===== run.sh =====
#!/bin/bash
# the make line also repeats each setting of config.mk as NAME=value (left out here)
make -C /OpenROAD-flow-scripts/flow DESIGN_CONFIG=/design/flow/config.mk WORK_HOME=/design/flow/orfs CLKGATE_MAP_FILE= finish

===== config.mk =====
export PLATFORM = sky130hd
export DESIGN_NAME = Power_Spec_Cal
export DESIGN_NICKNAME = Power_Spec_Cal
export VERILOG_FILES = /design/flow/design.v
export SDC_FILE = /design/flow/constraint.sdc
export NUM_CORES = 4
export LEC_CHECK = 0
export ABC_AREA = 1
export CAP_MARGIN = 10
export CELL_PAD_IN_SITES_GLOBAL_PLACEMENT = 3
export CORE_ASPECT_RATIO = 1.37
export CORE_MARGIN = 6
export CORE_UTILIZATION = 69
export CTS_CLUSTER_DIAMETER = 359
export CTS_CLUSTER_SIZE = 27
export GPL_ROUTABILITY_DRIVEN = 0
export HOLD_SLACK_MARGIN = 0.26
export MAX_ROUTING_LAYER = met5
export MIN_ROUTING_LAYER = met2
export PLACE_DENSITY = 0.42
export SETUP_SLACK_MARGIN = 3.29
export SLEW_MARGIN = 35
export TNS_END_PERCENT = 30

===== constraint.sdc =====
create_clock -name core_clock -period 11.9 [get_ports {clk}]
set_input_delay 2.3800 -clock core_clock [delete_from_list [all_inputs] [get_ports {clk}]]
set_output_delay 2.3800 -clock core_clock [all_outputs]
set_load 0.01 [all_outputs]

===== design.v =====
`timescale 1ns / 1ps
module Multiplier_25 (
    input  wire               clk,
    input  wire signed [24:0] a,
    input  wire signed [24:0] b,
    output wire signed [49:0] p
);
reg signed [24:0] a_r, b_r;
reg signed [49:0] p_1, p_2, p_3;
always @(posedge clk) begin
    a_r <= a;
    b_r <= b;
    p_1 <= a_r * b_r;
    p_2 <= p_1;
    p_3 <= p_2;
end
assign p = p_3;
endmodule
`timescale 1ns / 1ps
module Power_Spec_Cal(
           input wire clk,
           input wire rst,
           input wire dv,
           input wire [9:0] xk_index,
           input wire [24:0] fft_data_out_re,
           input wire [24:0] fft_data_out_im,
           output reg [49:0] Power_Spec,		 
           output reg data_valid,				 
           output reg dv_FFT					 
       );
reg signed [24:0] fftout_re_d;
reg signed [24:0] fftout_im_d;
wire signed [49:0] re_square;
wire signed [49:0] im_square;
reg [0:2] dv_reg;
always @(posedge clk or posedge rst)
begin : PipelineRegister_process
    if (rst == 1'b1) begin
        fftout_re_d <= 25'sb0;
        fftout_im_d <= 25'sb0;
    end
    else begin
        fftout_re_d <= fft_data_out_re;
        fftout_im_d <= fft_data_out_im;
    end
end
Multiplier_25 Multiplier_RE (
                  .clk(clk),  
                  .a(fftout_re_d),  
                  .b(fftout_re_d),  
                  .p(re_square)  
              );
Multiplier_25 Multiplier_IM (
                  .clk(clk),  
                  .a(fftout_im_d),  
                  .b(fftout_im_d),  
                  .p(im_square)  
              );
always @(posedge clk or posedge rst)
begin
    if(rst == 1)
        Power_Spec <= 0;
    else
        Power_Spec <= re_square + im_square;
end
always @(posedge clk or posedge rst)
begin
    if(rst == 1)
        data_valid <= 0;
    else
        data_valid <= dv_reg[1];
end
always @(posedge clk or posedge rst)
begin
    if(rst == 1)
    begin
        dv_reg[0] <= 0;
        dv_reg[1] <= 0;
        dv_reg[2] <= 0;
    end
    else
    begin
        dv_reg[0] <= (dv & xk_index[9]);	 
        dv_reg[1] <= dv_reg[0];
        dv_reg[2] <= dv_reg[1];
    end
end
always @(posedge clk or posedge rst)
begin
    if(rst == 1)
    begin
        dv_FFT <= 0;
    end
    else
    begin
        dv_FFT <= dv;
    end
end
endmodule

==> Slide: Implementation Results, run 1 <==
Flow Results at a Glance

Synthesis
  – Synthesized registers: 448
  – Count leader, synth: inv_1
  – Simple-Gate Area Share: between 10 and 15%
  – EDFF count, synth: 0
  – Fraction of registers with async set/reset: 23.2%
  – Synth top cells by count: inv_1 (2022), nand2_1 (1489), fa_1 (1213)
  – YS chip area: 57200 um2
  – Yosys Instances: ~6600
  – Post-synthesis cell area: between 50000 and 60000 um2
  – Post-synth top area cell: fa_1
  – Mux frac, synth: 0%
  – Syn Area/Cell: between 8 and 9 um2
  – Post-Syn Instances: between 6000 and 7000
  – Xor/xnor share: 1.85%
  – Top non-seq family: adder cells
  – Ao+oa area frac: under 10%
  – Syn Nets: about 8300
  – Synth cell types: 35
  – Main flop type: dfxtp_1
  – YS warnings: 2
  – Post-synth top area share: 42.4%
  – Synth top area cells: fa_1 (42%), inv_1 (13%), dfxtp_1 (12%), nand2_1 (9.8%), ha_1 (7.7%)
  – Seq/Total Area, Yosys: 16.6%
  – Adder Share, Synth: between 50 and 60%

Floorplanning
  – Core area: 82000 um2
  – # rows: around 120
  – Die Wd: 258 um
  – Initial core utilization: 69.7%
  – Die area: between 90000 and 100000 um2
  – Die H: 349 um

Status
  – Err: [ERROR GPL-0301] Utilization 139.631 % exceeds 100%.
  – Stopped at: global placement without I/O
  – Status: stopped before the end
==> inputs of run 2 (changes only) <==
ABC_AREA = not set   (was 1)
CAP_MARGIN = 20   (was 10)
CELL_PAD_IN_SITES_GLOBAL_PLACEMENT = not set   (was 3)
CORE_ASPECT_RATIO = not set   (was 1.37)
CORE_MARGIN = 2   (was 6)
CORE_UTILIZATION = 71   (was 69)
CTS_CLUSTER_DIAMETER = not set   (was 359)
CTS_CLUSTER_SIZE = 79   (was 27)
GPL_ROUTABILITY_DRIVEN = not set   (was 0)
HOLD_SLACK_MARGIN = not set   (was 0.26)
MAX_ROUTING_LAYER = not set   (was met5)
MIN_ROUTING_LAYER = not set   (was met2)
PLACE_DENSITY = not set   (was 0.42)
PLACE_DENSITY_LB_ADDON = 0.08   (was not set)
SETUP_SLACK_MARGIN = 1.85   (was 3.29)
SLEW_MARGIN = 20   (was 35)
TNS_END_PERCENT = not set   (was 30)
clock period = 6.38 ns   (was 11.9 ns; I/O delays follow)
==> run 2 against run 1 <==
- the layout now fails its checks (setup timing)
- area after synthesis down 8.3%
- die area is 15% lower
- synthesized cell count is 25% lower
==> Slide: Implementation Results, run 2 <==
Key Metrics from the Run

STA
  – Fin crit share: 114%
  – Final max-slew violation count: 0
  – Unrepaired setup endpoints after global routing: true
  – Final Hold Fails: 0
  – Worst-Margin Slew: 1.05 ns
  – Final Critical Period: between 7 and 8 ns
  – Fmax: 0.138 GHz
  – Slew HR: a little under a third
  – Final WS setup: -0.867 ns
  – Worst clock skew: 0.0493 ns
  – TNS Setup: -27.43 ns
  – Setup-failing EPs final: 56
  – Hold_ws: between 0.3 and 0.4 ns

Synthesis
  – Count leader, synth: inv_1 (unchanged)
  – Main flop type: dfxtp_1 (unchanged)
  – Post-Syn Instances: 5013 (was 6643)
  – Synth top cells by count: inv_1 (1404), fa_1 (1213), nand2_1 (401) (was inv_1 (2022), nand2_1 (1489), fa_1 (1213))
  – YS chip area: 52500 um2 (was 57200 um2)
  – Post-synthesis cell area: 52500 um2 (was 57200 um2)
  – Adder Share, Synth: 54.7% (was 50.2%)
  – Synth top area cells: fa_1 (46%), dfxtp_1 (13%), inv_1 (10%), ha_1 (8.4%), dfrtp_1 (5.0%) (was fa_1 (42%), inv_1 (13%), dfxtp_1 (12%), nand2_1 (9.8%), ha_1 (7.7%))
  – Simple-Gate Area Share: 8.51% (was 14.3%)
  – Syn Nets: 6642 (was 8272)
  – Top non-seq family: adder cells (unchanged)
  – Synth cell types: 83 (was 35)
  – Xor/xnor share: 2.82% (was 1.85%)
  – YS warnings: 2 (unchanged)
  – Ao+oa area frac: 4.84% (was 2.85%)
  – Seq/Total Area, Yosys: 18.1% (was 16.6%)
  – EDFF count, synth: 0 (unchanged)
  – Synthesized registers: 448 (unchanged)
  – Syn Area/Cell: 10.5 um2 (was 8.61 um2)
  – Yosys Instances: 5013 (was 6643)
  – Post-synth top area cell: fa_1 (unchanged)
  – Post-synth top area share: 46.3% (was 42.4%)
  – Mux frac, synth: 0.141% (was 0%)
  – Fraction of registers with async set/reset: 23.2% (unchanged)

Clock network
  – Late-Pin Clk Latency: 0.65 ns
  – Worst-path clk slew: 0.09 ns
  – Clock tree root buffer cell: clkbuf_16
  – Longest Clk Path Bufs: 3
  – Number of H-tree levels: 2
  – Hold buffer count at cts: 0
  – CTS tree: done
  – Num CTS Buffers: 46
  – TritonCTS sink count: 448

Status
  – Status: complete, but fails checks (was stopped before the end)
  – Layout check faults: setup timing

Job
  – Tool warning count: 53
  – Max_cap viols: 0

Routing
  – Total number of vias: between 40000 and 50000
  – Initial DRT Pass Iterations: 18
  – Drc violations: 0
  – Via density per instance: 6.02
  – Drt initial violations: roughly 3800
  – Total Wirelength: 166 mm
  – Routed length per instance: 24.3 um
  – Post-route ant nets: 0

Critical path
  – Setup crit end: Multiplier_RE.p_1[48]$_DFF_P_
  – CP startpoint kind: flip-flop
  – Sum of buffers and inverters on the critical path: 7
  – Most Frequent Cell on Critical Path: fa_1
  – Crit path largest cell delay: between 0.7 and 0.8 ns
  – Crit end category: flip-flop
  – Reg2reg start: Multiplier_RE.a_r[6]$_DFF_P_
  – Crit-path slowest cell: fa_1
  – CP Data Arrival Time: approximately 7.8 ns
  – Crit path DRT: 6.88 ns
  – R2r endpoint: Multiplier_RE.p_1[48]$_DFF_P_
  – Critical path origin: Multiplier_RE.a_r[6]$_DFF_P_
  – Critical Path Stages: 25
  – WS Path Type: flip-flop to flip-flop
  – FF-to-FF path depth: 25
  – CP max FO: 7
  – Crit path max-delay family: adder cells

Worst hold path
  – Hold Crit Endpoint: Multiplier_IM.p_3[41]$_DFF_P_
  – Hold Path Origin: Multiplier_IM.p_2[41]$_DFF_P_
  – Hold path depth: 0
  – Hold WC Path Type: flip-flop to flip-flop

Place
  – Worst slack, placed: -0.573 ns
  – PortBufs: 105
  – Placed cells: 6592
  – Post-DP Area: 60600 um2
  – Post-detail-place hpwl: 102 mm
  – RePlAce Congestion: 0.931

Global route
  – Vias in the first global route: roughly 45000
  – GR Util All Layers: 38.0%
  – Largest net degree at the start of global routing: roughly 64
  – Gr ovfl total: 0
  – Global-route wire length before repair: about 220 mm
  – Initial antenna violation count: 11

Finish
  – Area Growth Syn to Fin: 25.5%
  – Finished Layout Cells: 6844
  – Fin util: 90.2%
  – Fill cell count: 2728
  – Final #Nets: approximately 7500
  – Layout Cell Area excl Fill: 65900 um2

Floorplanning
  – Die area: 76100 um2 (was 90100 um2)
  – # rows: 99 (was 123)
  – Ports: 115
  – Die Wd: 276 um (was 258 um)
  – Core area: 73100 um2 (was 82000 um2)
  – Initial core utilization: 71.8% (was 69.7%)
  – Die H: 276 um (was 349 um)
run 2: metal layers:
layer	vias to the layer above	track usage, %	part of all wire [%]
li1	16300	-	-
met1	20500	43.4	30
met2	3035	67.5	49
met3	1403	5.81	10
met4	18	23.2	10
met5	-	0	0.070
run 2: final cells by class:
type | count | area, um2 | share of cell area (%)
diodes | 3 | 7.51 | 0.0114
well taps | 959 | 1200 | 1.82
repair buffers | 908 | 8180 | 12.4
multi-input cells | 3037 | 40000 | 60.7
clock buffers | 59 | 1270 | 1.93
clock inverters | 26 | 295 | 0.448
inverters | 1404 | 5310 | 8.06
flip-flops and latches | 448 | 9640 | 14.6
run 2: timing repair:
item / 4_1_cts / 5_1_grt
setup endpoints to repair: 82 / 82
pin swaps: 248 / 198
setup buffers: 89 / 73
gates cloned: 2 / 0
resized: 331 / 291
==> inputs of run 3 (changes only) <==
CORE_UTILIZATION = 72   (was 71)
CTS_CLUSTER_SIZE = not set   (was 79)
PLACE_DENSITY = 0.65   (was not set)
PLACE_DENSITY_LB_ADDON = not set   (was 0.08)
SETUP_SLACK_MARGIN = not set   (was 1.85)
clock period = 6.59 ns   (was 6.38 ns; I/O delays follow)
==> run 3 against run 2 <==
- still fails the layout checks on setup timing
- non-clock buffer count down 55
- largest cell class unchanged
- area after synthesis is the same
- first-iteration DRC count shrank 44%
- via count decreased by 9.6%
==> Slide: Implementation Results, run 3 <==
Key Metrics from the Run

Synthesis
  – Syn Area/Cell: 10.5 um2 (unchanged)
  – Fraction of registers with async set/reset: 23.2% (unchanged)
  – Yosys Instances: 5013 (unchanged)
  – Simple-Gate Area Share: 8.51% (unchanged)
  – Adder Share, Synth: 54.7% (unchanged)
  – Count leader, synth: inv_1 (unchanged)
  – Post-Syn Instances: 5013 (unchanged)
  – YS chip area: 52500 um2 (unchanged)
  – Synth top cells by count: inv_1 (1404), fa_1 (1213), nand2_1 (401) (unchanged)
  – EDFF count, synth: 0 (unchanged)
  – YS warnings: 2 (unchanged)
  – Synthesized registers: 448 (unchanged)
  – Xor/xnor share: 2.82% (unchanged)
  – Synth top area cells: fa_1 (46%), dfxtp_1 (13%), inv_1 (10%), ha_1 (8.4%), dfrtp_1 (5.0%) (unchanged)
  – Ao+oa area frac: 4.84% (unchanged)
  – Top non-seq family: adder cells (unchanged)
  – Post-synth top area share: 46.3% (unchanged)
  – Seq/Total Area, Yosys: 18.1% (unchanged)
  – Syn Nets: 6642 (unchanged)
  – Post-synthesis cell area: 52500 um2 (unchanged)
  – Synth cell types: 83 (unchanged)
  – Main flop type: dfxtp_1 (unchanged)
  – Post-synth top area cell: fa_1 (unchanged)
  – Mux frac, synth: 0.141% (unchanged)

Worst hold path
  – Hold path depth: 0 (unchanged)
  – Hold Path Origin: Multiplier_IM.p_2[29]$_DFF_P_ (was Multiplier_IM.p_2[41]$_DFF_P_)
  – Hold WC Path Type: flip-flop to flip-flop (unchanged)
  – Hold Crit Endpoint: Multiplier_IM.p_3[29]$_DFF_P_ (was Multiplier_IM.p_3[41]$_DFF_P_)

Status
  – Layout check faults: setup timing (unchanged)
  – Status: complete, but fails checks (unchanged)

Critical path
  – FF-to-FF path depth: 28 (was 25)
  – Crit path largest cell delay: 0.56 ns (was 0.72 ns)
  – CP Data Arrival Time: 7.48 ns (was 7.75 ns)
  – R2r endpoint: Multiplier_RE.p_1[32]$_DFF_P_ (was Multiplier_RE.p_1[48]$_DFF_P_)
  – Reg2reg start: Multiplier_RE.a_r[6]$_DFF_P_ (unchanged)
  – Crit-path slowest cell: fa_1 (unchanged)
  – Most Frequent Cell on Critical Path: fa_1 (unchanged)
  – Crit path DRT: 7.08 ns (was 6.88 ns)
  – WS Path Type: flip-flop to flip-flop (unchanged)
  – Critical path origin: Multiplier_RE.a_r[6]$_DFF_P_ (unchanged)
  – CP startpoint kind: flip-flop (unchanged)
  – Sum of buffers and inverters on the critical path: 9 (was 7)
  – Setup crit end: Multiplier_RE.p_1[32]$_DFF_P_ (was Multiplier_RE.p_1[48]$_DFF_P_)
  – Crit path max-delay family: adder cells (unchanged)
  – CP max FO: 10 (was 7)
  – Crit end category: flip-flop (unchanged)
  – Critical Path Stages: 28 (was 25)

Place
  – PortBufs: 105 (unchanged)
  – RePlAce Congestion: 0.935 (was 0.931)
  – Post-detail-place hpwl: 98.7 mm (was 102 mm)

STA
  – Fin crit share: 106% (was 114%)
  – Worst clock skew: 0.0304 ns (was 0.0493 ns)
  – Fmax: 0.143 GHz (was 0.138 GHz)
  – Setup-failing EPs final: 31 (was 56)
  – Final Hold Fails: 0 (unchanged)
  – Final WS setup: -0.400 ns (was -0.867 ns)
  – Slew HR: 58.4% (was 30.3%)
  – Worst-Margin Slew: 0.624 ns (was 1.05 ns)
  – Unrepaired setup endpoints after global routing: true (unchanged)
  – Final max-slew violation count: 0 (unchanged)
  – Final Critical Period: 6.99 ns (was 7.25 ns)

Finish
  – Fill cell count: 3433 (was 2728)
  – Area Growth Syn to Fin: 21.8% (was 25.5%)
  – Fin util: 88.0% (was 90.2%)
  – Final #Nets: 7418 (was 7474)

Floorplanning
  – Initial core utilization: 72.3% (was 71.8%)
  – Die H: 274 um (was 276 um)
  – Ports: 115 (unchanged)
  – Die area: 75100 um2 (was 76100 um2)
  – # rows: 99 (unchanged)
  – Die Wd: 274 um (was 276 um)
  – Core area: 72600 um2 (was 73100 um2)

Global route
  – Global-route wire length before repair: 203 mm (was 221 mm)
  – Initial antenna violation count: 1 (was 11)
  – Gr ovfl total: 0 (unchanged)
  – GR Util All Layers: 35.1% (was 38.0%)
  – Vias in the first global route: 41500 (was 44500)
  – Largest net degree at the start of global routing: 64 (unchanged)

Job
  – Tool warning count: 54 (was 53)
  – Max_cap viols: 0 (unchanged)

Clock network
  – Late-Pin Clk Latency: 0.62 ns (was 0.65 ns)
  – Hold buffer count at cts: 0 (unchanged)
  – Num CTS Buffers: 45 (was 46)
  – Number of H-tree levels: 2 (unchanged)
  – CTS tree: done (unchanged)
  – Clock tree root buffer cell: clkbuf_16 (unchanged)
  – Longest Clk Path Bufs: 3 (unchanged)
  – Worst-path clk slew: 0.07 ns (was 0.09 ns)
  – TritonCTS sink count: 448 (unchanged)

Routing
  – Total number of vias: 37200 (was 41200)
  – Via density per instance: 5.49 (was 6.02)
  – Drt initial violations: 2113 (was 3789)
  – Post-route ant nets: 0 (unchanged)
  – Total Wirelength: 132 mm (was 166 mm)
  – Antenna Cells: 0 (was 3)
  – Drc violations: 0 (unchanged)
  – Routed length per instance: 19.4 um (was 24.3 um)
  – Initial DRT Pass Iterations: 8 (was 18)
==> run 3: per-layer routing <==
| metal | part of all wire [%] | GRT usage (%) | wire length (um) |
|---|---|---|---|
| met5 | 0.022 | 0 | 29 |
| met4 | 5.6 | 16.4 | 7450 |
| met3 | 5.6 | 4.37 | 7440 |
| met2 | 53 | 63.0 | 70200 |
| met1 | 35 | 42.2 | 46700 |
==> run 3: per-stage QoR <==
step / setup WS, ns / instance area [um2] / TNS (ns) / hold WS (ns) / std cells
after floorplan: 0.00123 / 52700 / 0 / 0.310 / 5013
after global placement: -0.542 / 59500 / -9.01 / 0.311 / 6595
after detailed placement: -0.733 / 59500 / -12.62 / 0.312 / 6595
after CTS: -0.248 / 62800 / -1.96 / 0.305 / 6735
after global routing: -0.575 / 63900 / -12.90 / 0.316 / 6785
final: -0.400 / 63900 / -6.56 / 0.302 / 6785
==> run 3: cell type report <==
| class | count | area, um2 | area share, % |
|---|---|---|---|
| Multi-Input combinational cell | 3037 | 38700 | 60.5 |
| Timing Repair Buffer | 853 | 7590 | 11.9 |
| Inverter | 1404 | 5290 | 8.28 |
| Tap cell | 959 | 1200 | 1.88 |
| Clock inverter | 30 | 335 | 0.525 |
| Sequential cell | 448 | 9610 | 15.0 |
| Clock buffer | 54 | 1190 | 1.86 |
==> run 3: timing repair <==
action | CTS | global route
setup endpoints to repair | 43 | 45
resized | 307 | 210
gates cloned | 5 | 0
buffers inserted | 53 | 58
pin swaps | 202 | 168
==> inputs of run 4 (changes only) <==
ABC_AREA = 1   (was not set)
CORE_UTILIZATION = 71   (was 72)
PLACE_DENSITY = not set   (was 0.65)
PLACE_DENSITY_LB_ADDON = 0.07   (was not set)
clock period = 5.17 ns   (was 6.59 ns; I/O delays follow)
==> run 4 against run 3 <==
- the run now fails in global routing
- die area is 10% higher
- synthesized cell count is 33% higher
- area after synthesis is 9.0% higher
==> Slide: Implementation Results, run 4 <==
Flow Results at a Glance

Floorplanning
  – Core area: 80200 um2 (was 72600 um2)
  – Die H: 288 um (was 274 um)
  – Die Wd: 288 um (was 274 um)
  – Die area: 82900 um2 (was 75100 um2)
  – Initial core utilization: 71.4% (was 72.3%)
  – # rows: 104 (was 99)
  – Ports: 115 (unchanged)

Clock network
  – Longest Clk Path Bufs: 3 (unchanged)
  – Num CTS Buffers: 48 (was 45)
  – Clock tree root buffer cell: clkbuf_16 (unchanged)
  – TritonCTS sink count: 448 (unchanged)
  – Hold buffer count at cts: 0 (unchanged)
  – Number of H-tree levels: 2 (unchanged)

Synthesis
  – YS chip area: 57200 um2 (was 52500 um2)
  – EDFF count, synth: 0 (unchanged)
  – Mux frac, synth: 0% (was 0.141%)
  – Main flop type: dfxtp_1 (unchanged)
  – Synth top cells by count: inv_1 (2022), nand2_1 (1489), fa_1 (1213) (was inv_1 (1404), fa_1 (1213), nand2_1 (401))
  – Post-Syn Instances: 6643 (was 5013)
  – Syn Nets: 8272 (was 6642)
  – Synth top area cells: fa_1 (42%), inv_1 (13%), dfxtp_1 (12%), nand2_1 (9.8%), ha_1 (7.7%) (was fa_1 (46%), dfxtp_1 (13%), inv_1 (10%), ha_1 (8.4%), dfrtp_1 (5.0%))
  – Post-synth top area share: 42.4% (was 46.3%)
  – Post-synthesis cell area: 57200 um2 (was 52500 um2)
  – Yosys Instances: 6643 (was 5013)
  – Adder Share, Synth: 50.2% (was 54.7%)
  – Synthesized registers: 448 (unchanged)
  – Ao+oa area frac: 2.85% (was 4.84%)
  – Seq/Total Area, Yosys: 16.6% (was 18.1%)
  – Fraction of registers with async set/reset: 23.2% (unchanged)
  – Xor/xnor share: 1.85% (was 2.82%)
  – Synth cell types: 35 (was 83)
  – Top non-seq family: adder cells (unchanged)
  – Post-synth top area cell: fa_1 (unchanged)
  – Count leader, synth: inv_1 (unchanged)
  – Simple-Gate Area Share: 14.3% (was 8.51%)
  – Syn Area/Cell: 8.61 um2 (was 10.5 um2)
  – YS warnings: 2 (unchanged)

Global route
  – Gr ovfl total: 2112
  – GR Util All Layers: 92.7%

Status
  – Err: [ERROR GRT-0232] Routing congestion too high. Check the congestion heatmap in the GUI.
  – Stopped at: global routing
  – Status: stopped before the end (was complete, but fails checks)

Place
  – Placed cells: 8332 (was 6595)
  – PortBufs: 105 (unchanged)
  – RePlAce Congestion: 0.999 (was 0.935)
  – Post-detail-place hpwl: 136 mm (was 98.7 mm)
-- run 4: timing repair --
| item | in CTS |
|---|---|
| endpoints found under the setup margin | 80 |
| setup buffers | 157 |
| resized | 870 |
| pin swaps | 458 |
| cloned | 9 |
-- run 4: through the flow --
| step | worst slack (ns) | util [%] | setup TNS, ns | instance area (um2) | hold WS (ns) |
|---|---|---|---|---|---|
| after floorplan | -0.574 | - | -22.41 | 60300 | 0.310 |
| after global placement | -0.953 | 83.1 | -58.67 | 66600 | 0.311 |
| after detailed placement | -1.11 | 83.1 | -69.05 | 66600 | 0.312 |
| after CTS | -0.852 | 90.9 | -50.56 | 72900 | 0.305 |
-- run 4: metal layers --
metal  GRT overflow  GRT usage [%]
met4            673            101
met2           1293            105
met5              6           59.7
met1             42           87.5
met3             98           83.3
==> inputs of run 5 (changes only) <==
CORE_UTILIZATION = 72   (was 71)
CTS_CLUSTER_DIAMETER = 235   (was not set)
PLACE_DENSITY = 0.63   (was not set)
PLACE_DENSITY_LB_ADDON = not set   (was 0.07)
SETUP_SLACK_MARGIN = -0.38   (was not set)
clock period = 4.55 ns   (was 5.17 ns; I/O delays follow)
==> run 5 against run 4 <==
- synthesized cell count stayed put
- area after synthesis unchanged
- the run again fails in global routing
- die area is 1.4% lower
==> Slide: Implementation Results, run 5 <==
Flow Results at a Glance

Status
  – Status: stopped before the end (unchanged)
  – Stopped at: global routing (unchanged)
  – Err: [ERROR GRT-0116] Global routing finished with congestion. Check the congestion regions in the DRC Viewer. (was [ERROR GRT-0232] Routing congestion too high. Check the congestion heatmap in the GUI.)

Place
  – RePlAce Congestion: 1.01 (was 0.999)
  – Post-detail-place hpwl: 143 mm (was 136 mm)
  – Post-DP Area: 67300 um2 (was 66600 um2)
  – Worst slack, placed: -1.69 ns (was -1.11 ns)
  – PortBufs: 105 (unchanged)
  – Placed cells: 8388 (was 8332)

Synthesis
  – Yosys Instances: 6643 (unchanged)
  – Post-synthesis cell area: 57200 um2 (unchanged)
  – Fraction of registers with async set/reset: 23.2% (unchanged)
  – Simple-Gate Area Share: 14.3% (unchanged)
  – Count leader, synth: inv_1 (unchanged)
  – Synth cell types: 35 (unchanged)
  – Post-synth top area share: 42.4% (unchanged)
  – Post-Syn Instances: 6643 (unchanged)
  – Syn Nets: 8272 (unchanged)
  – Top non-seq family: adder cells (unchanged)
  – Main flop type: dfxtp_1 (unchanged)
  – Syn Area/Cell: 8.61 um2 (unchanged)
  – Synthesized registers: 448 (unchanged)
  – EDFF count, synth: 0 (unchanged)
  – Synth top area cells: fa_1 (42%), inv_1 (13%), dfxtp_1 (12%), nand2_1 (9.8%), ha_1 (7.7%) (unchanged)
  – Seq/Total Area, Yosys: 16.6% (unchanged)
  – Ao+oa area frac: 2.85% (unchanged)
  – Post-synth top area cell: fa_1 (unchanged)
  – Adder Share, Synth: 50.2% (unchanged)
  – YS warnings: 2 (unchanged)
  – YS chip area: 57200 um2 (unchanged)
  – Xor/xnor share: 1.85% (unchanged)
  – Mux frac, synth: 0% (unchanged)
  – Synth top cells by count: inv_1 (2022), nand2_1 (1489), fa_1 (1213) (unchanged)

Floorplanning
  – Die H: 286 um (was 288 um)
  – Initial core utilization: 72.5% (was 71.4%)
  – Die area: 81700 um2 (was 82900 um2)
  – Die Wd: 286 um (was 288 um)
  – # rows: 103 (was 104)
  – Core area: 78900 um2 (was 80200 um2)
  – Ports: 115 (unchanged)

Clock network
  – Number of H-tree levels: 2 (unchanged)
  – Clock tree root buffer cell: clkbuf_16 (unchanged)
  – Longest Clk Path Bufs: 3 (unchanged)
  – Num CTS Buffers: 48 (unchanged)
  – Hold buffer count at cts: 0 (unchanged)
  – TritonCTS sink count: 448 (unchanged)

Global route
  – GR Util All Layers: 65.4%
  – Gr ovfl total: 75
==> run 5: metal layers <==
layer	overflow	global-route usage (%)
met5	2	10.3
met4	38	63.9
met3	2	42.8
met2	33	88.4
met1	0	66.1
==> run 5: what timing repair did <==
item                       4_1_cts
setup endpoints to repair       84
buffers inserted               135
gates resized                  636
gates cloned                     3
pin swaps                      323
==> inputs of run 6 (changes only) <==
CELL_PAD_IN_SITES_DETAIL_PLACEMENT = 2   (was not set)
CORE_ASPECT_RATIO = 0.71   (was not set)
CORE_MARGIN = 10   (was 2)
CORE_UTILIZATION = 40   (was 72)
CTS_CLUSTER_DIAMETER = not set   (was 235)
MAX_ROUTING_LAYER = met4   (was not set)
PLACE_DENSITY = not set   (was 0.63)
SETUP_SLACK_MARGIN = not set   (was -0.38)
SLEW_MARGIN = 25   (was 20)
clock period = 8.0 ns   (was 4.55 ns; I/O delays follow)
==> run 6 against run 5 <==
- the flow again stops in global routing
- synthesized cell count is the same
- area after synthesis is the same
- die area grew 94%
==> Slide: Implementation Results, run 6 <==
Flow Results at a Glance

Place
  – Post-DP Area: 60700 um2 (was 67300 um2)
  – RePlAce Congestion: 0.990 (was 1.01)
  – Post-detail-place hpwl: 224 mm (was 143 mm)
  – PortBufs: 105 (unchanged)

Floorplanning
  – # rows: 116 (was 103)
  – Initial core utilization: 40.4% (was 72.5%)
  – Core area: 142000 um2 (was 78900 um2)
  – Ports: 115 (unchanged)
  – Die area: 159000 um2 (was 81700 um2)
  – Die Wd: 469 um (was 286 um)
  – Die H: 339 um (was 286 um)

Synthesis
  – Adder Share, Synth: 50.2% (unchanged)
  – Main flop type: dfxtp_1 (unchanged)
  – Syn Area/Cell: 8.61 um2 (unchanged)
  – Synth cell types: 35 (unchanged)
  – Post-Syn Instances: 6643 (unchanged)
  – Yosys Instances: 6643 (unchanged)
  – Post-synth top area share: 42.4% (unchanged)
  – Post-synthesis cell area: 57200 um2 (unchanged)
  – Ao+oa area frac: 2.85% (unchanged)
  – Top non-seq family: adder cells (unchanged)
  – YS chip area: 57200 um2 (unchanged)
  – Synth top cells by count: inv_1 (2022), nand2_1 (1489), fa_1 (1213) (unchanged)
  – EDFF count, synth: 0 (unchanged)
  – Count leader, synth: inv_1 (unchanged)
  – Mux frac, synth: 0% (unchanged)
  – Fraction of registers with async set/reset: 23.2% (unchanged)
  – Synth top area cells: fa_1 (42%), inv_1 (13%), dfxtp_1 (12%), nand2_1 (9.8%), ha_1 (7.7%) (unchanged)
  – Seq/Total Area, Yosys: 16.6% (unchanged)
  – Post-synth top area cell: fa_1 (unchanged)
  – YS warnings: 2 (unchanged)
  – Xor/xnor share: 1.85% (unchanged)
  – Simple-Gate Area Share: 14.3% (unchanged)
  – Syn Nets: 8272 (unchanged)
  – Synthesized registers: 448 (unchanged)

Status
  – Status: stopped before the end (unchanged)
  – Stopped at: global routing (unchanged)

Clock network
  – Clock tree root buffer cell: clkbuf_16 (unchanged)
  – TritonCTS sink count: 448 (unchanged)
  – Longest Clk Path Bufs: 3 (unchanged)
  – Num CTS Buffers: 50 (was 48)
  – Number of H-tree levels: 2 (unchanged)
## run 6: metrics by stage
| stage | setup WS, ns | hold WS [ns] | cells |
|---|---|---|---|
| 2_1_floorplan | 1.55 | 0.310 | 6643 |
| 3_3_place_gp | 0.809 | 0.313 | 8569 |
| 3_5_place_dp | 0.156 | 0.314 | 8569 |
| 4_1_cts | 0.0103 | 0.319 | 8663 |
## run 6: timing repair
action                     4_1_cts
hold buffers                     0
resized                          7
setup endpoints to repair        9
setup buffers                    2
==> inputs of run 7 (changes only) <==
CAP_MARGIN = 10   (was 20)
CELL_PAD_IN_SITES_DETAIL_PLACEMENT = not set   (was 2)
CELL_PAD_IN_SITES_GLOBAL_PLACEMENT = 3   (was not set)
CORE_ASPECT_RATIO = 1.37   (was 0.71)
CORE_MARGIN = 6   (was 10)
CORE_UTILIZATION = 69   (was 40)
CTS_CLUSTER_DIAMETER = 285   (was not set)
CTS_CLUSTER_SIZE = 27   (was not set)
GPL_ROUTABILITY_DRIVEN = 0   (was not set)
GPL_TIMING_DRIVEN = 0   (was not set)
HOLD_SLACK_MARGIN = 0.26   (was not set)
MAX_ROUTING_LAYER = met5   (was met4)
MIN_ROUTING_LAYER = met2   (was not set)
PLACE_DENSITY = 0.42   (was not set)
SETUP_SLACK_MARGIN = 3.29   (was not set)
SLEW_MARGIN = 35   (was 25)
TNS_END_PERCENT = 30   (was not set)
clock period = 11.1 ns   (was 8.0 ns; I/O delays follow)
==> run 7 against run 6 <==
- the flow stops in global placement without I/O
- die area decreased by 43%
- area after synthesis unchanged
- synthesized cell count unchanged
==> Slide: Implementation Results, run 7 <==
Flow Results at a Glance

Status
  – Status: stopped before the end (unchanged)
  – Stopped at: global placement without I/O (was global routing)
  – Err: [ERROR GPL-0301] Utilization 139.631 % exceeds 100%.

Synthesis
  – Xor/xnor share: 1.85% (unchanged)
  – Adder Share, Synth: 50.2% (unchanged)
  – Syn Nets: 8272 (unchanged)
  – Count leader, synth: inv_1 (unchanged)
  – YS warnings: 2 (unchanged)
  – Mux frac, synth: 0% (unchanged)
  – Top non-seq family: adder cells (unchanged)
  – Post-synthesis cell area: 57200 um2 (unchanged)
  – Ao+oa area frac: 2.85% (unchanged)
  – Fraction of registers with async set/reset: 23.2% (unchanged)
  – Post-Syn Instances: 6643 (unchanged)
  – Simple-Gate Area Share: 14.3% (unchanged)
  – Yosys Instances: 6643 (unchanged)
  – Post-synth top area share: 42.4% (unchanged)
  – Synth cell types: 35 (unchanged)
  – Seq/Total Area, Yosys: 16.6% (unchanged)
  – Synthesized registers: 448 (unchanged)
  – Synth top area cells: fa_1 (42%), inv_1 (13%), dfxtp_1 (12%), nand2_1 (9.8%), ha_1 (7.7%) (unchanged)
  – EDFF count, synth: 0 (unchanged)
  – Main flop type: dfxtp_1 (unchanged)
  – YS chip area: 57200 um2 (unchanged)
  – Synth top cells by count: inv_1 (2022), nand2_1 (1489), fa_1 (1213) (unchanged)
  – Post-synth top area cell: fa_1 (unchanged)
  – Syn Area/Cell: 8.61 um2 (unchanged)

Floorplanning
  – Initial core utilization: 69.7% (was 40.4%)
  – Die Wd: 258 um (was 469 um)
  – # rows: 123 (was 116)
  – Die area: 90100 um2 (was 159000 um2)
  – Die H: 349 um (was 339 um)
  – Core area: 82000 um2 (was 142000 um2)
==> inputs of run 8 (changes only) <==
ABC_AREA = not set   (was 1)
CAP_MARGIN = 20   (was 10)
CELL_PAD_IN_SITES_DETAIL_PLACEMENT = 2   (was not set)
CELL_PAD_IN_SITES_GLOBAL_PLACEMENT = not set   (was 3)
CORE_ASPECT_RATIO = 1.23   (was 1.37)
CORE_MARGIN = 2   (was 6)
CORE_UTILIZATION = 40   (was 69)
CTS_CLUSTER_DIAMETER = not set   (was 285)
CTS_CLUSTER_SIZE = not set   (was 27)
GPL_ROUTABILITY_DRIVEN = not set   (was 0)
HOLD_SLACK_MARGIN = 0.12   (was 0.26)
MAX_ROUTING_LAYER = met4   (was met5)
MIN_ROUTING_LAYER = not set   (was met2)
PLACE_DENSITY = not set   (was 0.42)
PLACE_DENSITY_LB_ADDON = 0.04   (was not set)
SETUP_SLACK_MARGIN = not set   (was 3.29)
SLEW_MARGIN = 20   (was 35)
TNS_END_PERCENT = 50   (was 30)
clock period = 8.0 ns   (was 11.1 ns; I/O delays follow)
==> run 8 against run 7 <==
- now clean on timing, DRC and antenna
- synthesized cell count decreased by 25%
- area after synthesis decreased by 8.3%
- die area increased by 49%
==> Slide: Implementation Results, run 8 <==
Key Metrics from the Run

STA
  – Final max-slew violation count: 0
  – Fmax: 0.129 GHz
  – Final WS setup: 0.265 ns
  – Slew HR: 45.3%
  – TNS Setup: 0 ns
  – Worst-Margin Slew: 0.820 ns
  – Worst clock skew: between 0.03 and 0.04 ns
  – Fin crit share: 96.7%
  – Final Critical Period: 7.74 ns
  – Setup-failing EPs final: 0
  – Final Hold Fails: 0

Synthesis
  – Adder Share, Synth: 54.7% (was 50.2%)
  – Post-synthesis cell area: 52500 um2 (was 57200 um2)
  – Main flop type: dfxtp_1 (unchanged)
  – Synth top cells by count: inv_1 (1404), fa_1 (1213), nand2_1 (401) (was inv_1 (2022), nand2_1 (1489), fa_1 (1213))
  – EDFF count, synth: 0 (unchanged)
  – Seq/Total Area, Yosys: 18.1% (was 16.6%)
  – Syn Nets: 6642 (was 8272)
  – Yosys Instances: 5013 (was 6643)
  – Post-synth top area cell: fa_1 (unchanged)
  – Syn Area/Cell: 10.5 um2 (was 8.61 um2)
  – Synth cell types: 83 (was 35)
  – Xor/xnor share: 2.82% (was 1.85%)
  – Fraction of registers with async set/reset: 23.2% (unchanged)
  – Post-synth top area share: 46.3% (was 42.4%)
  – Ao+oa area frac: 4.84% (was 2.85%)
  – Top non-seq family: adder cells (unchanged)
  – Mux frac, synth: 0.141% (was 0%)
  – YS chip area: 52500 um2 (was 57200 um2)
  – Synth top area cells: fa_1 (46%), dfxtp_1 (13%), inv_1 (10%), ha_1 (8.4%), dfrtp_1 (5.0%) (was fa_1 (42%), inv_1 (13%), dfxtp_1 (12%), nand2_1 (9.8%), ha_1 (7.7%))
  – Simple-Gate Area Share: 8.51% (was 14.3%)
  – YS warnings: 2 (unchanged)
  – Post-Syn Instances: 5013 (was 6643)
  – Count leader, synth: inv_1 (unchanged)
  – Synthesized registers: 448 (unchanged)

Global route
  – Vias in the first global route: 41900
  – Met2 Track Usage GR: a little under half
  – Global-route wire length before repair: 246 mm
  – Met3 Use GR: 2.16%
  – Largest net degree at the start of global routing: 77
  – GR Util All Layers: 25.7%
  – Initial antenna violation count: 17
  – GR peak layer: met2
  – Met1 Track Usage GR: 29.7%
  – Gr ovfl total: 0

Routing
  – Post-route ant nets: 0
  – Initial DRT Pass Iterations: 4
  – Drt initial violations: about 1100
  – Total Wirelength: 160 mm
  – Drc violations: 0
  – Via density per instance: about 5
  – Routed length per instance: 23.0 um
  – Total number of vias: 34300

Critical path
  – Crit-path cells: buf_2 > nand2_1 > fa_1 > inv_1 > fa_1 > inv_1 > fa_1 > fa_1 > inv_1 > fa_1 > fa_1 > inv_1 > fa_1 > inv_1 > ha_1 > a21o_1 > a21o_1 > a211o_1 > a21o_1 > a31oi_4 > nor2_1 > a31oi_2 > mux2_1 > nor3_1
  – CP Data Arrival Time: between 8 and 9 ns
  – Setup crit end: Multiplier_IM.p_1[48]$_DFF_P_
  – WS Path Type: flip-flop to flip-flop
  – Critical path origin: Multiplier_IM.a_r[18]$_DFF_P_
  – FF-to-FF path depth: 24
  – R2r endpoint: Multiplier_IM.p_1[48]$_DFF_P_
  – CP max FO: 10
  – Crit path largest cell delay: approximately 0.60 ns
  – Crit end category: flip-flop
  – Critical Path Stages: 24
  – Crit path max-delay family: adder cells
  – Crit path DRT: ~8.6 ns
  – CP startpoint kind: flip-flop
  – Crit-path slowest cell: dfxtp_2
  – Reg2reg start: Multiplier_IM.a_r[18]$_DFF_P_
  – Sum of buffers and inverters on the critical path: 6
  – Most Frequent Cell on Critical Path: fa_1

Floorplanning
  – Die area: 134000 um2 (was 90100 um2)
  – Die H: 406 um (was 349 um)
  – Core area: 130000 um2 (was 82000 um2)
  – Ports: 115
  – Die Wd: 331 um (was 258 um)
  – Initial core utilization: 40.3% (was 69.7%)
  – # rows: 147 (was 123)

Clock network
  – Hold buffer count at cts: 0
  – Longest Clk Path Bufs: 3
  – Number of H-tree levels: 2
  – Clock tree root buffer cell: clkbuf_16
  – Worst-path clk slew: 0.06 ns
  – Late-Pin Clk Latency: 0.67 ns
  – Num CTS Buffers: around 49
  – CTS tree: done
  – TritonCTS sink count: 448

Finish
  – Area Growth Syn to Fin: 10.4%
  – Final #Nets: 6813
  – Fill cell count: ~14000
  – Sequential cell area: 9560 um2
  – Comb. cell area: 37300 um2

Status
  – Status: complete, no violations (was stopped before the end)

Place
  – Post-detail-place hpwl: 134 mm
  – Worst slack, placed: -1.52 ns
  – RePlAce Congestion: 0.940
  – PortBufs: 105

Worst hold path
  – Hold Crit Endpoint: Multiplier_RE.p_2[42]$_DFF_P_
  – Hold WC Path Type: flip-flop to flip-flop
  – Hold Path Origin: Multiplier_RE.p_1[42]$_DFF_P_
  – Hold path depth: 0

Job
  – Tool warning count: 50
  – Max_cap viols: 0
run 8: per-layer routing:
layer  part of all wire, %  up-vias  wire length (um)
met5                     0        -                 0
met2                    53      578             85100
li1                      -    14900                 -
met4                   4.5        0              7230
met3                   2.8      272              4530
met1                    39    18500             62900
run 8: final cells by class:
cell class / instances / share of cell area [%]
buffer: 119 / 1.17
clock buffer: 71 / 2.47
timing repair buffer: 125 / 2.11
antenna: 5 / 0.0216
tap: 1713 / 3.70
inverter: 1404 / 9.15
clock inverter: 21 / 0.462
multi-input combinational: 3037 / 64.4
sequential: 448 / 16.5
run 8: repair_timing:
item	4_1_cts	5_1_grt
buffers inserted	1	18
gates resized	143	126
endpoints found under the setup margin	47	19
pin swaps	1	3
run 8: stage by stage:
stage | util (%) | instance area (um2) | std cells | hold WS (ns)
4_1_cts | 44.2 | 57600 | 6920 | 0.316
6_report | 44.4 | 58000 | 6943 | 0.314
2_1_floorplan | - | 52500 | 5013 | 0.310
3_3_place_gp | 42.7 | 55700 | 6831 | 0.311
3_5_place_dp | 42.7 | 55700 | 6832 | 0.313
5_1_grt | 44.4 | 57900 | 6940 | 0.326
==> inputs of run 9 (changes only) <==
CELL_PAD_IN_SITES_DETAIL_PLACEMENT = not set   (was 2)
CORE_ASPECT_RATIO = not set   (was 1.23)
CORE_UTILIZATION = 72   (was 40)
GPL_TIMING_DRIVEN = not set   (was 0)
HOLD_SLACK_MARGIN = not set   (was 0.12)
MAX_ROUTING_LAYER = not set   (was met4)
PLACE_DENSITY = 0.6   (was not set)
PLACE_DENSITY_LB_ADDON = not set   (was 0.04)
SETUP_SLACK_MARGIN = 1.22   (was not set)
TNS_END_PERCENT = 5   (was 50)
clock period = 5.28 ns   (was 8.0 ns; I/O delays follow)
==> run 9 against run 8 <==
- the layout now fails its checks (setup timing)
- hold slack better by 0.00064 ns
- core utilization up 44 points
- sequential share of layout area down 1.5 points
- count of clock-buffer cells in the layout down 12
- critical endpoint is now Multiplier_RE.p_1[48]$_DFF_P_
- largest cell class unchanged
==> Slide: Implementation Results, run 9 <==
Key Metrics from the Run

Status
  – Status: complete, but fails checks (was complete, no violations)
  – Layout check faults: setup timing

Floorplanning
  – Initial core utilization: 72.3% (was 40.3%)
  – Die Wd: 274 um (was 331 um)
  – Ports: 115 (unchanged)
  – Die area: 75100 um2 (was 134000 um2)
  – # rows: 99 (was 147)
  – Core area: 72600 um2 (was 130000 um2)
  – Die H: 274 um (was 406 um)

Place
  – PortBufs: 105 (unchanged)
  – Post-DP Area: 61100 um2 (was 55700 um2)
  – RePlAce Congestion: 0.940 (about the same)
  – Post-detail-place hpwl: 103 mm (was 134 mm)
  – Placed cells: 6742 (was 6832)

Synthesis
  – Synth top area cells: fa_1 (46%), dfxtp_1 (13%), inv_1 (10%), ha_1 (8.4%), dfrtp_1 (5.0%) (unchanged)
  – Synth top cells by count: inv_1 (1404), fa_1 (1213), nand2_1 (401) (unchanged)
  – Count leader, synth: inv_1 (unchanged)
  – Yosys Instances: 5013 (unchanged)
  – Ao+oa area frac: 4.84% (unchanged)
  – Post-synth top area cell: fa_1 (unchanged)
  – Adder Share, Synth: 54.7% (unchanged)
  – Post-synth top area share: 46.3% (unchanged)
  – EDFF count, synth: 0 (unchanged)
  – Top non-seq family: adder cells (unchanged)
  – Simple-Gate Area Share: 8.51% (unchanged)
  – Seq/Total Area, Yosys: 18.1% (unchanged)
  – Synthesized registers: 448 (unchanged)
  – YS warnings: 2 (unchanged)
  – Mux frac, synth: 0.141% (unchanged)
  – Syn Area/Cell: 10.5 um2 (unchanged)
  – Post-Syn Instances: 5013 (unchanged)
  – Main flop type: dfxtp_1 (unchanged)
  – Xor/xnor share: 2.82% (unchanged)
  – Post-synthesis cell area: 52500 um2 (unchanged)
  – Syn Nets: 6642 (unchanged)
  – Synth cell types: 83 (unchanged)
  – YS chip area: 52500 um2 (unchanged)
  – Fraction of registers with async set/reset: 23.2% (unchanged)

Critical path
  – WS Path Type: flip-flop to flip-flop (unchanged)
  – CP startpoint kind: flip-flop (unchanged)
  – Crit path largest cell delay: 0.78 ns (was 0.60 ns)
  – CP max FO: 12 (was 10)
  – Crit end category: flip-flop (unchanged)
  – R2r endpoint: Multiplier_RE.p_1[48]$_DFF_P_ (was Multiplier_IM.p_1[48]$_DFF_P_)
  – FF-to-FF path depth: 28 (was 24)
  – Critical path origin: Multiplier_RE.a_r[1]$_DFF_P_ (was Multiplier_IM.a_r[18]$_DFF_P_)
  – Crit-path slowest cell: fa_1 (was dfxtp_2)
  – Most Frequent Cell on Critical Path: fa_1 (unchanged)
  – Critical Path Stages: 28 (was 24)
  – Setup crit end: Multiplier_RE.p_1[48]$_DFF_P_ (was Multiplier_IM.p_1[48]$_DFF_P_)
  – Reg2reg start: Multiplier_RE.a_r[1]$_DFF_P_ (was Multiplier_IM.a_r[18]$_DFF_P_)
  – Crit path DRT: 5.82 ns (was 8.56 ns)
  – CP Data Arrival Time: 7.46 ns (was 8.30 ns)
  – Sum of buffers and inverters on the critical path: 9 (was 6)
  – Crit path max-delay family: adder cells (unchanged)

Clock network
  – Worst-path clk slew: 0.07 ns (was 0.06 ns)
  – CTS tree: done (unchanged)
  – Num CTS Buffers: 47 (was 49)
  – Late-Pin Clk Latency: 0.61 ns (was 0.67 ns)
  – Number of H-tree levels: 2 (unchanged)
  – Clock tree root buffer cell: clkbuf_16 (unchanged)
  – Longest Clk Path Bufs: 3 (unchanged)
  – TritonCTS sink count: 448 (unchanged)

Routing
  – Post-route ant nets: 0 (unchanged)
  – Total number of vias: 37500 (was 34300)
  – Antenna Cells: 0 (was 5)
  – Initial DRT Pass Iterations: 7 (was 4)
  – Via density per instance: 5.46 (was 4.94)
  – Drc violations: 0 (unchanged)
  – Total Wirelength: 132 mm (was 160 mm)
  – Drt initial violations: 2276 (was 1119)
  – Routed length per instance: 19.2 um (was 23.0 um)

STA
  – Final Critical Period: 6.93 ns (was 7.74 ns)
  – Final max-slew violation count: 0 (unchanged)
  – Fmax: 0.144 GHz (was 0.129 GHz)
  – Final Hold Fails: 0 (unchanged)
  – Setup-failing EPs final: 76 (was 0)
  – Slew HR: 44.7% (was 45.3%)
  – Final WS setup: -1.65 ns (was 0.265 ns)
  – Hold_ws: 0.315 ns (was 0.314 ns)
  – TNS Setup: -79.22 ns (was 0 ns)
  – Worst clock skew: 0.0216 ns (was 0.0302 ns)
  – Unrepaired setup endpoints after global routing: true
  – Fin crit share: 131% (was 96.7%)
  – Worst-Margin Slew: 0.829 ns (was 0.820 ns)

Job
  – Max_cap viols: 0 (unchanged)
  – Tool warning count: 55 (was 50)

Global route
  – GR Util All Layers: 36.3% (was 25.7%)
  – Global-route wire length before repair: 209 mm (was 246 mm)
  – Vias in the first global route: 43000 (was 41900)
  – Largest net degree at the start of global routing: 78 (was 77)
  – Gr ovfl total: 0 (unchanged)
  – Initial antenna violation count: 5 (was 17)

Worst hold path
  – Hold path depth: 0 (unchanged)
  – Hold Crit Endpoint: Multiplier_IM.p_3[8]$_DFF_P_ (was Multiplier_RE.p_2[42]$_DFF_P_)
  – Hold Path Origin: Multiplier_IM.p_2[8]$_DFF_P_ (was Multiplier_RE.p_1[42]$_DFF_P_)
  – Hold WC Path Type: flip-flop to flip-flop (unchanged)

Finish
  – Finished Layout Cells: 6867 (was 6943)
  – Layout Cell Area excl Fill: 64200 um2 (was 58000 um2)
  – Fill cell count: 3430 (was 13600)
  – Fin util: 88.5% (was 44.4%)
  – Final #Nets: 7498 (was 6813)
  – Area Growth Syn to Fin: 22.4% (was 10.4%)
## run 9: layer usage
layer	up-vias	wire (um)	GRT usage [%]
met5	-	36	0
met4	6	7880	19.4
met3	558	7500	5.31
met2	1386	70400	65.4
met1	19200	46300	41.9
li1	16300	-	-
## run 9: cell type report
cell class                 instances  area (um2)  area share [%]
timing repair buffer             931        7870            12.2
clock buffer                      59        1310            2.03
sequential                       448        9610            15.0
multi-input combinational       3037       38700            60.2
inverter                        1404        5300            8.25
clock inverter                    29         263           0.409
tap                              959        1200            1.87
## run 9: what timing repair did
| action | in CTS | in global routing |
|---|---|---|
| resized | 205 | 130 |
| hold buffers | 0 | 0 |
| cloned | 1 | 0 |
| pin swaps | 129 | 102 |
| endpoints found under the hold margin | 0 | 0 |
| setup endpoints to repair | 86 | 86 |
| setup buffers | 16 | 20 |
## run 9: metrics by stage
step                worst slack (ns)
floorplan                      -1.17
global placement               -1.61
detailed placement             -1.69
CTS                            -1.49
global route                   -1.77
finish                         -1.65
==> inputs of run 10 (changes only) <==
CORE_UTILIZATION = 64   (was 72)
SETUP_SLACK_MARGIN = not set   (was 1.22)
TNS_END_PERCENT = not set   (was 5)
clock period = 7.19 ns   (was 5.28 ns; I/O delays follow)
==> run 10 against run 9 <==
- largest cell class unchanged
- the run now finishes clean
- first-iteration DRC count down 34%
- fmax down 0.48%
- register-to-register slack better by 1.9 ns
- highest routed layer is now met4
- count of clock-buffer cells in the layout up 6
==> Slide: Implementation Results, run 10 <==
Key Metrics from the Run

Job
  – Max_cap viols: 0 (unchanged)
  – Tool warning count: 52 (was 55)

Critical path
  – FF-to-FF path depth: 27 (was 28)
  – Crit path max-delay family: adder cells (unchanged)
  – Crit path largest cell delay: 0.54 ns (was 0.78 ns)
  – Most Frequent Cell on Critical Path: fa_1 (unchanged)
  – CP max FO: 6 (was 12)
  – Crit path DRT: 7.69 ns (was 5.82 ns)
  – Sum of buffers and inverters on the critical path: 9 (unchanged)
  – WS Path Type: flip-flop to flip-flop (unchanged)
  – Crit-path slowest cell: fa_1 (unchanged)
  – CP Data Arrival Time: 7.46 ns (about the same)
  – Critical Path Stages: 27 (was 28)
  – Crit end category: flip-flop (unchanged)
  – Critical path origin: Multiplier_RE.a_r[2]$_DFF_P_ (was Multiplier_RE.a_r[1]$_DFF_P_)
  – Reg2reg start: Multiplier_RE.a_r[2]$_DFF_P_ (was Multiplier_RE.a_r[1]$_DFF_P_)
  – R2r endpoint: Multiplier_RE.p_1[32]$_DFF_P_ (was Multiplier_RE.p_1[48]$_DFF_P_)
  – Setup crit end: Multiplier_RE.p_1[32]$_DFF_P_ (was Multiplier_RE.p_1[48]$_DFF_P_)
  – CP startpoint kind: flip-flop (unchanged)

Floorplanning
  – Initial core utilization: 64.3% (was 72.3%)
  – Die H: 290 um (was 274 um)
  – Ports: 115 (unchanged)
  – Die area: 84300 um2 (was 75100 um2)
  – Die Wd: 290 um (was 274 um)
  – Core area: 81600 um2 (was 72600 um2)
  – # rows: 105 (was 99)

Global route
  – Gr ovfl total: 0 (unchanged)
  – Global-route wire length before repair: 183 mm (was 209 mm)
  – Initial antenna violation count: 1 (was 5)
  – GR Util All Layers: 27.8% (was 36.3%)
  – Largest net degree at the start of global routing: 70 (was 78)
  – Vias in the first global route: 36600 (was 43000)

Synthesis
  – Seq/Total Area, Yosys: 18.1% (unchanged)
  – YS warnings: 2 (unchanged)
  – Mux frac, synth: 0.141% (unchanged)
  – Synth top area cells: fa_1 (46%), dfxtp_1 (13%), inv_1 (10%), ha_1 (8.4%), dfrtp_1 (5.0%) (unchanged)
  – Xor/xnor share: 2.82% (unchanged)
  – Simple-Gate Area Share: 8.51% (unchanged)
  – Top non-seq family: adder cells (unchanged)
  – EDFF count, synth: 0 (unchanged)
  – Post-synth top area cell: fa_1 (unchanged)
  – Adder Share, Synth: 54.7% (unchanged)
  – Syn Area/Cell: 10.5 um2 (unchanged)
  – Synth top cells by count: inv_1 (1404), fa_1 (1213), nand2_1 (401) (unchanged)
  – Fraction of registers with async set/reset: 23.2% (unchanged)
  – Yosys Instances: 5013 (unchanged)
  – Synth cell types: 83 (unchanged)
  – Synthesized registers: 448 (unchanged)
  – Post-synthesis cell area: 52500 um2 (unchanged)
  – Ao+oa area frac: 4.84% (unchanged)
  – Main flop type: dfxtp_1 (unchanged)
  – Post-synth top area share: 46.3% (unchanged)
  – Syn Nets: 6642 (unchanged)
  – Count leader, synth: inv_1 (unchanged)
  – YS chip area: 52500 um2 (unchanged)
  – Post-Syn Instances: 5013 (unchanged)

Routing
  – Total Wirelength: 109 mm (was 132 mm)
  – Drc violations: 0 (unchanged)
  – Initial DRT Pass Iterations: 5 (was 7)
  – Total number of vias: 33000 (was 37500)
  – Post-route ant nets: 0 (unchanged)
  – Via density per instance: 5.15 (was 5.46)
  – Routed length per instance: 17.0 um (was 19.2 um)
  – Drt initial violations: 1501 (was 2276)

STA
  – Final max-slew violation count: 0 (unchanged)
  – Final Critical Period: 6.96 ns (was 6.93 ns)
  – Fmax: 0.144 GHz (about the same)
  – Slew HR: 48.1% (was 44.7%)
  – Setup-failing EPs final: 0 (was 76)
  – Final Hold Fails: 0 (unchanged)
  – Hold_ws: 0.317 ns (was 0.315 ns)
  – Fin crit share: 96.8% (was 131%)
  – Worst clock skew: 0.0174 ns (was 0.0216 ns)
  – Worst-Margin Slew: 0.778 ns (was 0.829 ns)

Finish
  – Comb. cell area: 37500 um2 (was 38700 um2)
  – Final #Nets: 6940 (was 7498)
  – Finished Layout Cells: 6420 (was 6867)
  – Fill cell count: 6156 (was 3430)
  – Area Growth Syn to Fin: 12.0% (was 22.4%)
  – Sequential cell area: 9550 um2 (was 9610 um2)

Worst hold path
  – Hold WC Path Type: flip-flop to flip-flop (unchanged)
  – Hold path depth: 0 (unchanged)
  – Hold Crit Endpoint: Multiplier_IM.p_3[30]$_DFF_P_ (was Multiplier_IM.p_3[8]$_DFF_P_)
  – Hold Path Origin: Multiplier_IM.p_2[30]$_DFF_P_ (was Multiplier_IM.p_2[8]$_DFF_P_)

Clock network
  – Worst-path clk slew: 0.06 ns (was 0.07 ns)
  – Hold buffer count at cts: 0 (unchanged)
  – TritonCTS sink count: 448 (unchanged)
  – Longest Clk Path Bufs: 3 (unchanged)
  – CTS tree: done (unchanged)
  – Number of H-tree levels: 2 (unchanged)
  – Clock tree root buffer cell: clkbuf_16 (unchanged)
  – Num CTS Buffers: 46 (was 47)
  – Late-Pin Clk Latency: 0.60 ns (was 0.61 ns)

Place
  – Post-detail-place hpwl: 92.8 mm (was 103 mm)
  – RePlAce Congestion: 0.888 (was 0.940)
  – PortBufs: 105 (unchanged)
  – Placed cells: 6314 (was 6742)

Status
  – Status: complete, no violations (was complete, but fails checks)
run 10: per-stage QoR:
stage	setup TNS (ns)	setup slack, ns	utilization [%]	area (um2)
6_report	0	0.229	72.0	58800
5_1_grt	-0.0626	-0.0241	72.0	58800
4_1_cts	0	0.00876	71.3	58200
3_5_place_dp	-0.104	-0.0906	69.4	56600
3_3_place_gp	-0.0374	-0.0374	69.4	56600
2_1_floorplan	0	0.113	-	52500
run 10: area by class of cell:
cell class / count / area share (%)
flip-flops and latches: 448 / 16.2
repair buffers: 374 / 6.03
inverters: 1404 / 8.99
multi-input cells: 3037 / 63.8
clock inverters: 21 / 0.347
clock buffers: 65 / 2.32
well taps: 1070 / 2.28
diodes: 1 / 0.00426
run 10: routing by layer:
layer  GRT usage, %  part of all wire [%]  vias up
met1           36.7                    41    17000
met2           47.9                    51      680
li1               -                     -    15200
met4           8.71                   3.1        0
met5              0                     0        -
met3           4.20                   5.0      182
run 10: what timing repair did:
item                       4_1_cts  5_1_grt
pin swaps                        0       19
resized                          3      107
buffers inserted                 0       15
gates cloned                     0        4
setup endpoints to repair        3       25
==> inputs of run 11 (changes only) <==
ABC_AREA = 1   (was not set)
CORE_UTILIZATION = 69   (was 64)
clock period = 10.9 ns   (was 7.19 ns; I/O delays follow)
==> run 11 against run 10 <==
- count of clock-buffer cells in the layout decreased by 4
- critical path depth decreased by 5
- routed wire length increased by 24%
- fmax decreased by 7.2%
- via count increased by 24%
- design area increased by 3.8%
- worst setup slack improved by 3.2 ns
- global-route usage increased by 6.1 points
==> Slide: Implementation Results, run 11 <==
Key Metrics from the Run

Critical path
  – Sum of buffers and inverters on the critical path: 6 (was 9)
  – Setup crit end: Multiplier_RE.p_1[41]$_DFF_P_ (was Multiplier_RE.p_1[32]$_DFF_P_)
  – Crit-path cells: buf_4 > nand2_1 > inv_1 > fa_1 > fa_1 > inv_1 > fa_1 > inv_1 > fa_1 > fa_1 > fa_1 > inv_1 > fa_1 > inv_1 > ha_1 > nand2_1 > nor2_1 > nand2_1 > nor3_1 > nand4_1 > nand4_1 > nand2_1
  – CP max FO: 34 (was 6)
  – WS Path Type: flip-flop to flip-flop (unchanged)
  – Critical path origin: Multiplier_RE.a_r[24]$_DFF_P_ (was Multiplier_RE.a_r[2]$_DFF_P_)
  – FF-to-FF path depth: 22 (was 27)
  – Crit-path slowest cell: fa_1 (unchanged)
  – CP startpoint kind: flip-flop (unchanged)
  – Reg2reg start: Multiplier_RE.a_r[24]$_DFF_P_ (was Multiplier_RE.a_r[2]$_DFF_P_)
  – Most Frequent Cell on Critical Path: fa_1 (unchanged)
  – Crit path DRT: 11.43 ns (was 7.69 ns)

Floorplanning
  – Die H: 292 um (was 290 um)
  – Ports: 115 (unchanged)
  – Die area: 85200 um2 (was 84300 um2)
  – Initial core utilization: 69.7% (was 64.3%)

Clock network
  – Longest Clk Path Bufs: 3 (unchanged)
  – Worst-path clk slew: 0.06 ns (about the same)
  – Number of H-tree levels: 2 (unchanged)
  – Hold buffer count at cts: 0 (unchanged)
  – CTS tree: done (unchanged)
  – Late-Pin Clk Latency: 0.65 ns (was 0.60 ns)
  – Post_cts resized: 0 (was 3)

Finish
  – Fill cell count: 6252 (was 6156)
  – Area Growth Syn to Fin: 6.64% (was 12.0%)
  – Finished Layout Cells: 7802 (was 6420)
  – Final #Nets: 8323 (was 6940)

Global route
  – Largest net degree at the start of global routing: 64 (was 70)
  – Gr ovfl total: 0 (unchanged)
  – Initial antenna violation count: 1 (unchanged)
  – Global-route wire length before repair: 225 mm (was 183 mm)

Synthesis
  – Syn Area/Cell: 8.61 um2 (was 10.5 um2)
  – Xor/xnor share: 1.85% (was 2.82%)
  – Mux frac, synth: 0% (was 0.141%)
  – Synth top area cells: fa_1 (42%), inv_1 (13%), dfxtp_1 (12%), nand2_1 (9.8%), ha_1 (7.7%) (was fa_1 (46%), dfxtp_1 (13%), inv_1 (10%), ha_1 (8.4%), dfrtp_1 (5.0%))
  – Ao+oa area frac: 2.85% (was 4.84%)
  – Post-synth top area cell: fa_1 (unchanged)
  – Synth top cells by count: inv_1 (2022), nand2_1 (1489), fa_1 (1213) (was inv_1 (1404), fa_1 (1213), nand2_1 (401))
  – Yosys Instances: 6643 (was 5013)
  – Main flop type: dfxtp_1 (unchanged)
  – Simple-Gate Area Share: 14.3% (was 8.51%)
  – EDFF count, synth: 0 (unchanged)

STA
  – TNS Setup: 0 ns (unchanged)
  – Unrepaired setup endpoints after global routing: false
  – Setup-failing EPs final: 0 (unchanged)
  – Final Hold Fails: 0 (unchanged)
  – Worst clock skew: 0.0383 ns (was 0.0174 ns)
  – Final Critical Period: 7.50 ns (was 6.96 ns)
  – Fmax: 0.133 GHz (was 0.144 GHz)

Job
  – Max_cap viols: 0 (unchanged)
  – Tool warning count: 52 (unchanged)

Status
  – Status: complete, no violations (unchanged)

Place
  – Placed cells: 7715 (was 6314)
  – PortBufs: 105 (unchanged)
  – RePlAce Congestion: 0.985 (was 0.888)

Routing
  – Drt initial violations: 2758 (was 1501)
  – Total number of vias: 40900 (was 33000)
  – Antenna Cells: 0 (was 1)
  – Via density per instance: 5.24 (was 5.15)
  – Initial DRT Pass Iterations: 8 (was 5)

Worst hold path
  – Hold path depth: 0 (unchanged)
  – Hold WC Path Type: flip-flop to flip-flop (unchanged)
  – Hold Path Origin: Multiplier_RE.p_1[45]$_DFF_P_ (was Multiplier_IM.p_2[30]$_DFF_P_)
-- run 11: cell type report --
class | instances | area, um2 | share of cell area, %
Multi-Input combinational cell | 4018 | 39500 | 64.8
Sequential cell | 448 | 9490 | 15.6
Inverter | 2023 | 7600 | 12.5
Timing Repair Buffer | 156 | 1430 | 2.35
Tap cell | 1070 | 1340 | 2.19
Clock buffer | 61 | 1310 | 2.15
Clock inverter | 26 | 293 | 0.480
-- run 11: per-layer routing --
metal	vias to the layer above	GRT usage (%)	share of wire (%)
met3	263	5.03	7.1
met1	20200	45.8	41
met4	2	10.4	3.1
met5	-	0	0.0088
met2	1406	57.4	49
li1	19000	-	-
-- run 11: through the flow --
| stage | setup slack, ns | util [%] | hold slack (ns) | instance area, um2 |
|---|---|---|---|---|
| 6_report | 3.40 | 74.3 | 0.299 | 61000 |
| 5_1_grt | 3.00 | 74.3 | 0.311 | 61000 |
| 4_1_cts | 3.50 | 74.3 | 0.303 | 61000 |
| 3_5_place_dp | 3.56 | 72.4 | 0.312 | 59400 |
| 3_3_place_gp | 3.69 | 72.4 | 0.310 | 59400 |
| 2_1_floorplan | 4.45 | - | 0.310 | 57200 |
